==> job 599 <==
Design alu16bit, start of the top module:
module alu16bit (
  input clk,                 
  input reset,               
  input [2:0] operation,     
  input [15:0] operand_A,
  input [15:0] operand_B,
  output reg [31:0] result, 
  output reg carry_flag,
  output reg zero_flag
);
Settings: LEC_CHECK=0, CAP_MARGIN=20, CORE_MARGIN=2, CORE_UTILIZATION=69, CTS_CLUSTER_DIAMETER=49, CTS_CLUSTER_SIZE=21, HOLD_SLACK_MARGIN=-0.09, SETUP_SLACK_MARGIN=-0.49, SLEW_MARGIN=20; clock period 6.98 ns.
run.sh (not shown) runs the stock make flow with config.mk's settings and CLKGATE_MAP_FILE=.
==> inputs of job 2732, as changes to job 599 <==
Settings changed: CORE_UTILIZATION 69 to 53, CTS_CLUSTER_DIAMETER 49 to default, CTS_CLUSTER_SIZE 21 to default, HOLD_SLACK_MARGIN -0.09 to default, PLACE_DENSITY from default to 0.8, SETUP_SLACK_MARGIN -0.49 to -0.22.
==> flow/constraint.sdc (replaced) <==
create_clock -name core_clock -period 7.2 [get_ports {clk}]
set_input_delay 1.4400 -clock core_clock [delete_from_list [all_inputs] [get_ports {clk}]]
set_output_delay 1.4400 -clock core_clock [all_outputs]
set_load 0.01 [all_outputs]
==> inputs of job 1541, as changes to job 599 <==
Settings changed: CORE_UTILIZATION 69 to 59, CTS_CLUSTER_DIAMETER 49 to default, CTS_CLUSTER_SIZE 21 to default, HOLD_SLACK_MARGIN -0.09 to default, SETUP_SLACK_MARGIN -0.49 to default.
==> flow/constraint.sdc (replaced) <==
create_clock -name core_clock -period 5.07 [get_ports {clk}]
set_input_delay 1.0140 -clock core_clock [delete_from_list [all_inputs] [get_ports {clk}]]
set_output_delay 1.0140 -clock core_clock [all_outputs]
set_load 0.01 [all_outputs]
==> qor summary <==
	job 1541	job 2732	job 599
Mean instance size in the synthesized netlist	7.87 sq um	7.87 sq um	7.87 sq um
Area share of the leading cell type in the synthesized netlist	31.1%	31.1%	31.1%
Post-CTS setup repair buffer count	103	9	12
Commonest flop	sky130_fd_sc_hd__dfxtp_1	sky130_fd_sc_hd__dfxtp_1	sky130_fd_sc_hd__dfxtp_1
Async S/R FF share, synth	0%	0%	0%
Area of the core	21000 sq um	23400 sq um	18000 sq um
Y dimension of the die	150 um	158 um	139 um
Flop and latch count out of synthesis	34	34	34
Share of the core filled by cells before placement	59.9%	53.8%	70.2%
Hpwl dp	38700 um	39100 um	38700 um
Pre-CTS worst setup slack	-2.48 ns	-0.838 ns	-1.25 ns
Routability Congestion	1.02	0.987	1.08
Total cell area at the placement stage	16300 sq um	15100 sq um	15200 sq um
Number of buffers added on ports	70	70	70
Clock tree root driver cell	sky130_fd_sc_hd__clkbuf_16	sky130_fd_sc_hd__clkbuf_16	sky130_fd_sc_hd__clkbuf_16
Number of rows created at floorplan	53	56	49
Num CTS Buffers	5	5	5
# placed instances	2195	2138	2078
Outcome	did not finish	finished with violations	did not finish
Last stage reached	global routing	-	global routing
Reasons for failing layout checks	-	negative setup slack	-
Io pins	71	71	71
Die Area	22500 sq um	25000 sq um	19400 sq um
Number of gates resized after CTS	397	57	80
Cts hold-fix bufs	0	0	0
Chip width	150 um	158 um	139 um


==> inputs of v14 <==
==> flow/design.v <==
module alu16bit (
  input clk,                 
  input reset,               
  input [2:0] operation,     
  input [15:0] operand_A,
  input [15:0] operand_B,
  output reg [31:0] result, 
  output reg carry_flag,
  output reg zero_flag
);
parameter [2:0] ADD  = 3'b000,
                SUB  = 3'b001,
                MUL  = 3'b010,
                AND  = 3'b011,
                OR   = 3'b100,
                NAND = 3'b101,
                NOR  = 3'b110,
                XOR  = 3'b111;
reg [31:0] alu_result;  
reg alu_carry;
reg alu_zero;
always @(*) begin
  alu_result = 32'b0;
  alu_carry  = 1'b0;
  alu_zero   = 1'b0;
  case (operation)
    ADD: begin
      {alu_carry, alu_result} = {1'b0, operand_A} + {1'b0, operand_B};
      alu_zero = (alu_result[15:0] == 16'b0);
    end
    SUB: begin
      {alu_carry, alu_result} = {1'b0, operand_A} - {1'b0, operand_B};
      alu_zero = (alu_result[15:0] == 16'b0);
    end
    MUL: begin
      alu_result = operand_A * operand_B;   
      alu_zero = (alu_result == 32'b0);
    end
    AND: begin
      alu_result = {16'b0, (operand_A & operand_B)};
      alu_zero = (alu_result[15:0] == 16'b0);
    end
    OR: begin
      alu_result = {16'b0, (operand_A | operand_B)};
      alu_zero = (alu_result[15:0] == 16'b0);
    end
    NAND: begin
      alu_result = {16'b0, ~(operand_A & operand_B)};
      alu_zero = (alu_result[15:0] == 16'b0);
    end
    NOR: begin
      alu_result = {16'b0, ~(operand_A | operand_B)};
      alu_zero = (alu_result[15:0] == 16'b0);
    end
    XOR: begin
      alu_result = {16'b0, (operand_A ^ operand_B)};
      alu_zero = (alu_result[15:0] == 16'b0);
    end
    default: begin
      alu_result = 32'b0;
      alu_carry  = 1'b0;
      alu_zero   = 1'b1;
    end
  endcase
end
always @(posedge clk) begin
  if (reset) begin
    result     <= 32'b0;
    carry_flag <= 1'b0;
    zero_flag  <= 1'b0;
  end else begin
    result     <= alu_result;
    carry_flag <= alu_carry;
    zero_flag  <= alu_zero;
  end
end
endmodule
==> flow/run.sh <==
#!/bin/bash
# the make line also repeats each setting of config.mk as NAME=value (left out here)
make -C /OpenROAD-flow-scripts/flow DESIGN_CONFIG=/design/flow/config.mk WORK_HOME=/design/flow/orfs CLKGATE_MAP_FILE= finish
==> flow/config.mk <==
export PLATFORM = sky130hd
export DESIGN_NAME = alu16bit
export DESIGN_NICKNAME = alu16bit
export VERILOG_FILES = /design/flow/design.v
export SDC_FILE = /design/flow/constraint.sdc
export NUM_CORES = 4
export LEC_CHECK = 0
export CAP_MARGIN = 10
export CELL_PAD_IN_SITES_GLOBAL_PLACEMENT = 3
export CORE_MARGIN = 8
export CORE_UTILIZATION = 40
export CTS_CLUSTER_DIAMETER = 107
export GPL_ROUTABILITY_DRIVEN = 0
export GPL_TIMING_DRIVEN = 0
export PLACE_DENSITY_LB_ADDON = 0.14
export SETUP_SLACK_MARGIN = -0.55
export SLEW_MARGIN = 5
export TNS_END_PERCENT = 5
==> flow/constraint.sdc <==
create_clock -name core_clock -period 7.2 [get_ports {clk}]
set_input_delay 1.4400 -clock core_clock [delete_from_list [all_inputs] [get_ports {clk}]]
set_output_delay 1.4400 -clock core_clock [all_outputs]
set_load 0.01 [all_outputs]
==> inputs of v5, as changes to v14 <==
Settings changed: CAP_MARGIN 10 to 20, CELL_PAD_IN_SITES_GLOBAL_PLACEMENT 3 to unset, CORE_MARGIN 8 to 2, CTS_CLUSTER_DIAMETER 107 to unset, GPL_ROUTABILITY_DRIVEN 0 to unset, GPL_TIMING_DRIVEN 0 to unset, PLACE_DENSITY_LB_ADDON 0.14 to unset, SETUP_SLACK_MARGIN -0.55 to unset, SLEW_MARGIN 5 to 20, TNS_END_PERCENT 5 to unset.
==> summary of the runs <==
Of v14 and v5, v5 has the higher wire length (gap about 2%, measured against v5). Global-route usage: v14 is lower than v5 (4.0 points). In synthesized cell count, v5 and v14 do not differ. Of v5 and v14, v14 has the higher die size (gap about 12%, measured against v14). v5 finished clean. v14 ran to the end with violations: setup timing. Against v5, the worst setup slack of v14 is worse by 0.57 ns. Of v5 and v14, v14 has the higher critical path depth (gap 2). Of v5 and v14, v5 has the higher via count (gap about 10%, measured against v14). Between v14 and v5, the lower maximum frequency is in v14 (gap about 7.5%, measured against v5).
==> figures <==
Run status: v14 complete, but fails checks; v5 no timing/DRC/antenna violations
Layout check failures: v14 setup timing; v5 -
Portion of the clock cycle consumed by the worst path in the final layout: v14 1.06; v5 0.979
Data required time of the critical path: v14 7.44 ns; v5 7.41 ns
End point of the worst hold path: v14 result[0]$_SDFF_PP0_; v5 result[15]$_SDFF_PP0_
Register clock-pin slew on the reported worst setup and hold paths: v14 0.06 ns; v5 0.05 ns
Final period demand of the worst path: v14 7.62 ns; v5 7.05 ns
Logic area: v14 10800 um^2; v5 11100 um^2
Wire length per cell after detailed routing: v14 22.5 um; v5 20.8 um
Final setup violating endpoints: v14 13; v5 0
Average via count per standard cell: v14 5.52; v5 5.52
Post-CTS setup buffer count: v14 25; v5 23
Min-Delay Startpoint: v14 operation[2]; v5 operation[0]
Effective utilization at floorplan: v14 0.402; v5 0.409
Critical Path AT: v14 7.86 ns; v5 7.26 ns
Met2 track utilization from global routing: v14 0.419; v5 0.498
Global-route wire length before repair: v14 73200 um; v5 74200 um
Met1 Routed Length: v14 20200 um; v5 20500 um


==> garnet <==
RTL: the design.v shown in full above, as it stands there.
export LEC_CHECK = 0
export CAP_MARGIN = 20
export CORE_MARGIN = 2
export CORE_UTILIZATION = 40
export SLEW_MARGIN = 20
create_clock -name core_clock -period 7.11 [get_ports {clk}]
==> cedar: changes against garnet <==
Settings changed: CORE_UTILIZATION 40 to 66, CTS_CLUSTER_DIAMETER from default to 57, MAX_ROUTING_LAYER from default to met4, TNS_END_PERCENT from default to 5.
==> flow/constraint.sdc (replaced) <==
create_clock -name core_clock -period 7.2 [get_ports {clk}]
set_input_delay 1.4400 -clock core_clock [delete_from_list [all_inputs] [get_ports {clk}]]
set_output_delay 1.4400 -clock core_clock [all_outputs]
set_load 0.01 [all_outputs]
==> delta: changes against garnet <==
Settings changed: CORE_MARGIN 2 to 3, GPL_ROUTABILITY_DRIVEN from default to 0.
==> flow/constraint.sdc (replaced) <==
create_clock -name core_clock -period 7.2 [get_ports {clk}]
set_input_delay 1.4400 -clock core_clock [delete_from_list [all_inputs] [get_ports {clk}]]
set_output_delay 1.4400 -clock core_clock [all_outputs]
set_load 0.01 [all_outputs]
==> qor summary <==
item	cedar	delta	garnet
Outcome	complete, but fails checks	no timing/DRC/antenna violations	no timing/DRC/antenna violations
Violated checks	negative setup slack	-	-
Origin of the worst min-delay path	operation[0]	operand_B[1]	reset
Initial antenna violation count	6	1	1
CP endpoint	zero_flag$_SDFF_PP0_	result[30]$_SDFF_PP0_	zero_flag$_SDFF_PP0_
Highest metal used	met4	met5	met4
Final sum of negative setup slack	-15690 ps	0 ps	0 ps
Clock slew at the register clock pins of the worst setup and hold paths	60 ps	50 ps	60 ps
Worst Max-Slew Pin Slew	1030 ps	888 ps	874 ps
Final clock period utilization by the worst path	118%	97.3%	98.9%
Non-clock buffer instance count of the final layout	339	353	406
Routability cong.	1.07	-	0.956
Routed length on met2	24300 µm	21100 µm	22900 µm
Total routed wire length on the met1 layer	17800 µm	18700 µm	20300 µm
Hold Path Stages	5	6	3
